## amber
==> flow/design.v (excerpt) <==
module axi_timer_counter_top #(
  parameter AXI_ADDR_BW_p = 12     
) (
  input logic  clk,
  input logic  rst_n,
  input logic [AXI_ADDR_BW_p-1:0] i_axi_awaddr,
  input logic  i_axi_awvalid,
  input logic [31:0] i_axi_wdata,
  input logic i_axi_wvalid,
  input logic i_axi_bready,
  input logic [AXI_ADDR_BW_p-1:0] i_axi_araddr,
  input logic i_axi_arvalid,
  input logic i_axi_rready,
  output logic o_axi_awready,
  output logic o_axi_wready,
  output logic [1:0] o_axi_bresp,
  output logic o_axi_bvalid,
  output logic o_axi_arready,
  output logic [31:0] o_axi_rdata,
  output logic [1:0] o_axi_rresp,
  output logic o_axi_rvalid,
  output logic o_cnt0_done,
  output logic o_cnt1_done
);
  logic s_cnt0_en;
  logic s_cnt0_reload;
  logic s_cnt0_count_up;
  logic [31:0] s_cnt0_load_value;
  logic [31:0] s_cnt0_compare_value;
  logic [31:0] s_cnt0_value;
  logic s_cnt1_en;
  logic s_cnt1_reload;
  logic s_cnt1_count_up;
  logic s_cnt1_src;
  logic [31:0] s_cnt1_load_value;
  logic [31:0] s_cnt1_compare_value;
  logic [31:0] s_cnt1_value;
  axi_timer #(
    .AXI_ADDR_BW_p ( AXI_ADDR_BW_p )
  ) axi_timer_inst (
    .clk                  ( clk                   ),
    .rst_n                ( rst_n                 ),
    .i_axi_awaddr         ( i_axi_awaddr          ),
    .i_axi_awvalid        ( i_axi_awvalid         ),
    .i_axi_wdata          ( i_axi_wdata           ),
    .i_axi_wvalid         ( i_axi_wvalid          ),
    .i_axi_bready         ( i_axi_bready          ),
    .i_axi_araddr         ( i_axi_araddr          ),
    .i_axi_arvalid        ( i_axi_arvalid         ),
    .i_axi_rready         ( i_axi_rready          ),
    .o_axi_awready        ( o_axi_awready         ),
  ...
Size: about 1600 cells after synthesis, about 290 flip-flops, roughly 110 I/O pins, roughly 15000 um^2 of cells after synthesis.
make LEC_CHECK=0 CAP_MARGIN=20 CELL_PAD_IN_SITES_DETAIL_PLACEMENT=2 CELL_PAD_IN_SITES_GLOBAL_PLACEMENT=3 CORE_ASPECT_RATIO=1.81 CORE_MARGIN=2 CORE_UTILIZATION=29 CTS_CLUSTER_DIAMETER=396 GPL_ROUTABILITY_DRIVEN=0 HOLD_SLACK_MARGIN=-0.06 MAX_ROUTING_LAYER=met4 PLACE_DENSITY_LB_ADDON=0.17 SLEW_MARGIN=20 TNS_END_PERCENT=30 finish   # period 2.75 ns
run.sh (not shown) runs the stock make flow with config.mk's settings and CLKGATE_MAP_FILE=.
Status amber: flow complete, layout not clean - setup timing
### amber -> raven
Settings: a deleted HOLD_SLACK_MARGIN that had been -0.06; a change of CORE_UTILIZATION from 29 to 40; a deleted PLACE_DENSITY_LB_ADDON that had been 0.17; a deleted CELL_PAD_IN_SITES_GLOBAL_PLACEMENT that had been 3; a deleted CTS_CLUSTER_DIAMETER that had been 396; a deleted CORE_ASPECT_RATIO that had been 1.81; a deleted CELL_PAD_IN_SITES_DETAIL_PLACEMENT that had been 2; a deleted GPL_ROUTABILITY_DRIVEN that had been 0; a deleted TNS_END_PERCENT that had been 30; a deleted MAX_ROUTING_LAYER that had been met4; a change of the clock period (ns, I/O delays scaled along) from 2.75 to 3.51.
## What came out
raven went all the way through synthesis, placement and routing and the layout is clean on timing, DRC and antenna.
X dimension of the die: raven vs amber up about 14%
Destination of the critical timing path = timer_counter_inst.s_cnt0_value[26]: amber; destination of the critical timing path = timer_counter_inst.s_cnt0_value[31]: raven
raven does better than amber on detailed-route via count.
amber has a higher highest ir drop seen on vdd than raven.
Per the comparison of raven with amber, pre-placement core utilization climbed 11 points, yosys stat chip area barely changed.
Compared with amber, raven improves total design power.
Changes observed in raven relative to amber: relative slew slack decreased 3.4 points; met2 wire length moved down.
Inputs modified between raven and delta:
Settings: CORE_UTILIZATION: 40 -> 70; CORE_ASPECT_RATIO: unset -> 1.49; the clock period (ns, I/O delays scaled along): 3.51 -> 5.0.
[summary]
delta has completed all stages; timing, DRC and antenna checks passed. Lower register-to-register path setup slack among raven and delta: raven. [compare] base=raven new=delta: number of detailed-route iterations in the first pass shows an increase of 2; total power shrank by 34%; fmax decreased 38 MHz.
Here is what was changed in the inputs of garnet compared with delta.
Settings: CORE_ASPECT_RATIO removed (was 1.49); CORE_UTILIZATION changed from 70 to 30; the clock period (ns, I/O delays scaled along) changed from 5.0 to 4.34.
==> results <==
Going from delta to garnet, cell count picked up an extra 21%; sum of routed wire length over all layers rose by 8.2%; worst hold margin has remained practically unchanged; achievable clock frequency went up. garnet vs. delta: detailed-router iteration count before antenna repair went down; end-of-flow core utilization down 45 points. Measured against each other, garnet and delta differ in reported leakage power, the higher figure coming from garnet. garnet vs delta, highest signal layer in the routed design: met4 vs met5. garnet and delta ended up with nearly the same count of input and output buffers. garnet vs delta: total routing usage reported by global routing down in garnet. [compare] base=delta new=garnet: worst setup slack after placement lost 370 ps, setup slack lost 370 ps.

* * *

axi_timer_counter_top again, from the RTL that the note above started with.
// axi_timer_counter_top
module axi_timer_counter_top #(
  parameter AXI_ADDR_BW_p = 12     
) (
  input logic  clk,
  input logic  rst_n,
  input logic [AXI_ADDR_BW_p-1:0] i_axi_awaddr,
  input logic  i_axi_awvalid,
  input logic [31:0] i_axi_wdata,
  input logic i_axi_wvalid,
  input logic i_axi_bready,
  input logic [AXI_ADDR_BW_p-1:0] i_axi_araddr,
  input logic i_axi_arvalid,
  input logic i_axi_rready,
  output logic o_axi_awready,
  output logic o_axi_wready,
  output logic [1:0] o_axi_bresp,
  output logic o_axi_bvalid,
  output logic o_axi_arready,
  output logic [31:0] o_axi_rdata,
  output logic [1:0] o_axi_rresp,
  output logic o_axi_rvalid,
  output logic o_cnt0_done,
  output logic o_cnt1_done
);
Settings: LEC_CHECK=0, ABC_AREA=0, CAP_MARGIN=20, CELL_PAD_IN_SITES_DETAIL_PLACEMENT=0, CELL_PAD_IN_SITES_GLOBAL_PLACEMENT=1, CORE_MARGIN=2, CORE_UTILIZATION=57, CTS_CLUSTER_SIZE=54, GPL_ROUTABILITY_DRIVEN=0, HOLD_SLACK_MARGIN=0.3, MAX_ROUTING_LAYER=met5, PLACE_DENSITY_LB_ADDON=0.08, SLEW_MARGIN=5, TNS_END_PERCENT=85; clock period 3.0 ns.
Rerun with:
CELL_PAD_IN_SITES_GLOBAL_PLACEMENT = 0   (was 1)
CORE_UTILIZATION = 72   (was 57)
SLEW_MARGIN = 25   (was 5)
Outcome: Now the flow produced a layout that fails on setup timing; sequential cell count is unchanged; count of clock-buffer cells in the layout stays the same; maximum frequency shrinks by 3.4%.
Power figures rest on the tool's default switching activity, not on a simulated workload.
